==> run a <==
==> flow/design.v (excerpt) <==
module desiredDrive_reg(
    input clk, rst_n,
    input [11:0] avg_torque,
    input [4:0] cadence,
    input not_pedaling,
    input [12:0] incline,
    input [2:0] scale,
    output logic [11:0] target_curr
);
clock: 14.5 ns
lec_check: 0
abc_area: 1
cap_margin: 15
core_margin: 8
core_utilization: 39
cts_cluster_diameter: 198
cts_cluster_size: 43
gpl_routability_driven: 0
gpl_timing_driven: 1
max_routing_layer: met4
place_density_lb_addon: 0.21
setup_slack_margin: 2.67
slew_margin: 35
tns_end_percent: 90
run.sh (not shown) runs the stock make flow with config.mk's settings and CLKGATE_MAP_FILE=.
==> inputs of run b, as changes to run a <==
Settings changed: ABC_AREA 1 to unset, CAP_MARGIN 15 to 0, CORE_MARGIN 8 to 2, CORE_UTILIZATION 39 to 72, CTS_CLUSTER_DIAMETER 198 to unset, CTS_CLUSTER_SIZE 43 to unset, GPL_ROUTABILITY_DRIVEN 0 to unset, GPL_TIMING_DRIVEN 1 to unset, MAX_ROUTING_LAYER met4 to unset, PLACE_DENSITY_LB_ADDON 0.21 to unset, SETUP_SLACK_MARGIN 2.67 to unset, SLEW_MARGIN 35 to 20, TNS_END_PERCENT 90 to unset.
==> flow/constraint.sdc (replaced) <==
create_clock -name core_clock -period 11.2 [get_ports {clk}]
set_input_delay 2.2400 -clock core_clock [delete_from_list [all_inputs] [get_ports {clk}]]
set_output_delay 2.2400 -clock core_clock [all_outputs]
set_load 0.01 [all_outputs]
==> inputs of run c, as changes to run a <==
Settings changed: ABC_AREA 1 to unset, CAP_MARGIN 15 to 20, CORE_MARGIN 8 to 2, CORE_UTILIZATION 39 to 40, CTS_CLUSTER_DIAMETER 198 to unset, CTS_CLUSTER_SIZE 43 to unset, GPL_ROUTABILITY_DRIVEN 0 to unset, GPL_TIMING_DRIVEN 1 to unset, MAX_ROUTING_LAYER met4 to unset, PLACE_DENSITY_LB_ADDON 0.21 to unset, SETUP_SLACK_MARGIN 2.67 to unset, SLEW_MARGIN 35 to 20, TNS_END_PERCENT 90 to unset.
==> flow/constraint.sdc (replaced) <==
create_clock -name core_clock -period 10.7 [get_ports {clk}]
set_input_delay 2.1400 -clock core_clock [delete_from_list [all_inputs] [get_ports {clk}]]
set_output_delay 2.1400 -clock core_clock [all_outputs]
set_load 0.01 [all_outputs]
==> qor summary <==
quantity	run c	run a	run b
Outcome	finished with violations	timing/DRC/antenna clean	finished with violations
Layout check failures	setup timing	-	setup timing
Hold depth	1	3	1
Final layout net count	1,887	1,884	1,812
Met1 demand-to-capacity share in global routing	26.4%	23.1%	46.1%
Post-route worst setup slack	-0.545 ns	3.19 ns	-0.552 ns
Number of non-clock inverters	249	326	249
Flop share of the area	7.99%	8.89%	8.43%
Met2 wire len	13,600 um	14,700 um	16,600 um
Initial Utilization	40.9%	39.3%	73.3%
Core box area	0.0271 mm^2	0.0285 mm^2	0.0151 mm^2
Maximum clock frequency	88.9 MHz	88.4 MHz	85.1 MHz
Compound-gate portion of the synthesized area	11.5%	7.79%	11.5%

========
==> nickel: inputs <==
==> flow/design.v <==
module incline_sat(
    input [12:0] incline,
    output [9:0] incline_sat
);
assign incline_sat = (~incline[12] && |incline[12:9]) ? 10'h1FF : 
                    (incline[12] && ~(&incline[12:9])) ? 10'h200 : incline[9:0];
endmodule
module desiredDrive(
    input [11:0] avg_torque,
    input [4:0] cadence,
    input not_pedaling,
    input [12:0] incline,
    input [2:0] scale,
    output [11:0] target_curr
);
localparam TORQUE_MIN = 12'h380;
localparam TOO_SMALL = 5'h05;
logic [9:0] inc_sat;
incline_sat i1( .incline(incline), .incline_sat(inc_sat));
logic [10:0] incline_factor;
assign incline_factor = {inc_sat[9], inc_sat[9:0]} + 11'd256;
logic [8:0] incline_factor_limit;
assign incline_factor_limit = (incline_factor[10] == 1'b1) ? 9'h000 : (incline_factor[9]) ? 9'h1FF : incline_factor[8:0];
logic [5:0] cadence_factor;
assign cadence_factor = (|cadence[4:1]) ? ({1'b0, cadence} + 6'd32) : 6'h00;
logic [12:0]torque_off;
assign torque_off = {1'b0, avg_torque} - {1'b0, TORQUE_MIN};
logic [12:0] torque_pos;
assign torque_pos = (torque_off[12] == 1'b1) ? 12'h000 : torque_off[11:0];
logic [30:0]assist_prod;
assign assist_prod = not_pedaling ? 30'h00000000 : (torque_pos * incline_factor_limit * cadence_factor * scale);
assign target_curr = (|assist_prod[29:27]) ? 12'hFFF : assist_prod[26:15];
endmodule
module desiredDrive_reg(
    input clk, rst_n,
    input [11:0] avg_torque,
    input [4:0] cadence,
    input not_pedaling,
    input [12:0] incline,
    input [2:0] scale,
    output logic [11:0] target_curr
);
logic [11:0] avg_torque_r;
logic [4:0] cadence_r;
logic not_pedaling_r;
logic [12:0] incline_r;
logic [2:0] scale_r;
logic [11:0] target_curr_nxt;
always_ff @(posedge clk, negedge rst_n) begin
    if (!rst_n) begin
        avg_torque_r <= 12'h000;
        cadence_r <= 5'h00;
        not_pedaling_r <= 1'b0;
        incline_r <= 13'h0000;
        scale_r <= 3'h0;
    end
    else begin
        avg_torque_r <= avg_torque;
        cadence_r <= cadence;
        not_pedaling_r <= not_pedaling;
        incline_r <= incline;
        scale_r <= scale;
    end
end
desiredDrive iDD(.avg_torque(avg_torque_r), .cadence(cadence_r), .not_pedaling(not_pedaling_r),
                 .incline(incline_r), .scale(scale_r), .target_curr(target_curr_nxt));
always_ff @(posedge clk, negedge rst_n) begin
    if (!rst_n)
        target_curr <= 12'h000;
    else
        target_curr <= target_curr_nxt;
end
endmodule
==> flow/run.sh <==
#!/bin/bash
# the make line also repeats each setting of config.mk as NAME=value (left out here)
make -C /OpenROAD-flow-scripts/flow DESIGN_CONFIG=/design/flow/config.mk WORK_HOME=/design/flow/orfs CLKGATE_MAP_FILE= finish
==> flow/config.mk <==
export PLATFORM = sky130hd
export DESIGN_NAME = desiredDrive_reg
export DESIGN_NICKNAME = desiredDrive_reg
export VERILOG_FILES = /design/flow/design.v
export SDC_FILE = /design/flow/constraint.sdc
export NUM_CORES = 4
export LEC_CHECK = 0
export ABC_AREA = 0
export CAP_MARGIN = 15
export CELL_PAD_IN_SITES_DETAIL_PLACEMENT = 2
export CORE_MARGIN = 8
export CORE_UTILIZATION = 23
export CTS_CLUSTER_DIAMETER = 198
export CTS_CLUSTER_SIZE = 43
export GPL_ROUTABILITY_DRIVEN = 1
export GPL_TIMING_DRIVEN = 1
export MAX_ROUTING_LAYER = met4
export PLACE_DENSITY_LB_ADDON = 0.21
export SETUP_SLACK_MARGIN = 2.67
export SLEW_MARGIN = 35
export TNS_END_PERCENT = 90
==> flow/constraint.sdc <==
create_clock -name core_clock -period 14.5 [get_ports {clk}]
set_input_delay 2.9000 -clock core_clock [delete_from_list [all_inputs] [get_ports {clk}]]
set_output_delay 2.9000 -clock core_clock [all_outputs]
set_load 0.01 [all_outputs]
==> willow: changes against nickel <==
==> flow/config.mk (replaced) <==
export PLATFORM = sky130hd
export DESIGN_NAME = desiredDrive_reg
export DESIGN_NICKNAME = desiredDrive_reg
export VERILOG_FILES = /design/flow/design.v
export SDC_FILE = /design/flow/constraint.sdc
export NUM_CORES = 4
export LEC_CHECK = 0
export CAP_MARGIN = 20
export CORE_ASPECT_RATIO = 1.75
export CORE_MARGIN = 2
export CORE_UTILIZATION = 40
export MAX_ROUTING_LAYER = met4
export SLEW_MARGIN = 20
==> flow/constraint.sdc (replaced) <==
create_clock -name core_clock -period 13.0 [get_ports {clk}]
set_input_delay 2.6000 -clock core_clock [delete_from_list [all_inputs] [get_ports {clk}]]
set_output_delay 2.6000 -clock core_clock [all_outputs]
set_load 0.01 [all_outputs]
==> reports/metrics.cfg <==
[finish]
fill_cells=5371

[setup_path]
r2r-start=incline_r[10]

[run_status]
status=timing/DRC/antenna clean

The numbers above come from nickel.

==> reports/metrics.cfg <==
[synth]
area_leaders=fa_1, ha_1, dfrtp_1
syn_inst=1324
ys_cells=1324
ys_sh_simple_pct=20.48

[run_status]
status=timing/DRC/antenna clean

[setup_path]
r2r-start=incline_r[11]
worstSetupEndpointType=flip-flop

[finish]
buffer_area_share_pct=5.064
fill_cells=2695

The numbers above come from willow.


========
==> job 3353: inputs <==
// desiredDrive_reg: RTL as listed in full above, without the edits since
Settings: LEC_CHECK=0, CAP_MARGIN=20, CORE_MARGIN=2, CORE_UTILIZATION=72, PLACE_DENSITY_LB_ADDON=0.2, SLEW_MARGIN=20; clock period 11.4 ns.
==> job 8395 (differences from job 3353) <==
Settings changed: CORE_UTILIZATION 72 to 64, PLACE_DENSITY_LB_ADDON 0.2 to unset.
==> flow/constraint.sdc (replaced) <==
create_clock -name core_clock -period 9.84 [get_ports {clk}]
set_input_delay 1.9680 -clock core_clock [delete_from_list [all_inputs] [get_ports {clk}]]
set_output_delay 1.9680 -clock core_clock [all_outputs]
set_load 0.01 [all_outputs]
==> job 5092 (differences from job 3353) <==
Settings changed: CAP_MARGIN 20 to 40, PLACE_DENSITY set to 0.38, PLACE_DENSITY_LB_ADDON 0.2 to unset.
==> flow/constraint.sdc (replaced) <==
create_clock -name core_clock -period 11.2 [get_ports {clk}]
set_input_delay 2.2400 -clock core_clock [delete_from_list [all_inputs] [get_ports {clk}]]
set_output_delay 2.2400 -clock core_clock [all_outputs]
set_load 0.01 [all_outputs]
==> results <==
metric                                                                                   job 5092                  job 3353                  job 8395
Die outline height                                                                         128 um                    128 um                    136 um
Logic depth of the worst setup path including buffers                                          46                        54                        53
Largest net degree at the start of global routing                                              30                        47                        47
Post-Route Setup TNS                                                                    -23.16 ns                  -5.92 ns                 -20.08 ns
Final design instance area without fill                                               0.0142 mm^2               0.0134 mm^2               0.0150 mm^2
Chip Area                                                                             0.0164 mm^2               0.0164 mm^2               0.0184 mm^2
Headroom to the max-slew limit                                                              0.330                     0.283                     0.378
Number of global-route vias before repair                                                   11500                     10400                     11300
Wire length of the first global-routing pass                                             54800 um                  46300 um                  53500 um
WP data arrival                                                                          13.36 ns                  12.08 ns                  11.70 ns
Critical path data required time                                                         11.36 ns                  11.57 ns                  10.01 ns
Detailed route wirelength on metal2                                                      19800 um                  16500 um                  16700 um
Area added between synthesis and finish                                                     28.1%                     20.7%                     35.6%
Fp util                                                                                     0.733                     0.733                     0.648
Met2 capacity usage during global routing                                                   0.720                     0.613                     0.630
Final core utilization                                                                      0.938                     0.884                     0.879
Well-Tap Cells                                                                                188                       188                       225
Clock-pin slew of the registers on the worst-case setup and hold paths                    0.09 ns                   0.07 ns                   0.07 ns
Non-clock buffer instance count of the final layout                                           238                       159                       357
Comb/total area                                                                             0.686                     0.717                     0.641
GR Util All Layers                                                                          0.423                     0.347                     0.369
Most frequent cell on the critical path                                     sky130_fd_sc_hd__fa_1    sky130_fd_sc_hd__inv_1     sky130_fd_sc_hd__fa_1
Status                                                                            failed layout checks      failed layout checks      failed layout checks
Violated checks                                                              negative setup slack      negative setup slack      negative setup slack
Endpoint of the worst setup timing path                                 target_curr[11]$_DFF_PN0_  target_curr[6]$_DFF_PN0_  target_curr[9]$_DFF_PN0_
Antenna violations before repair                                                                4                         0                         1
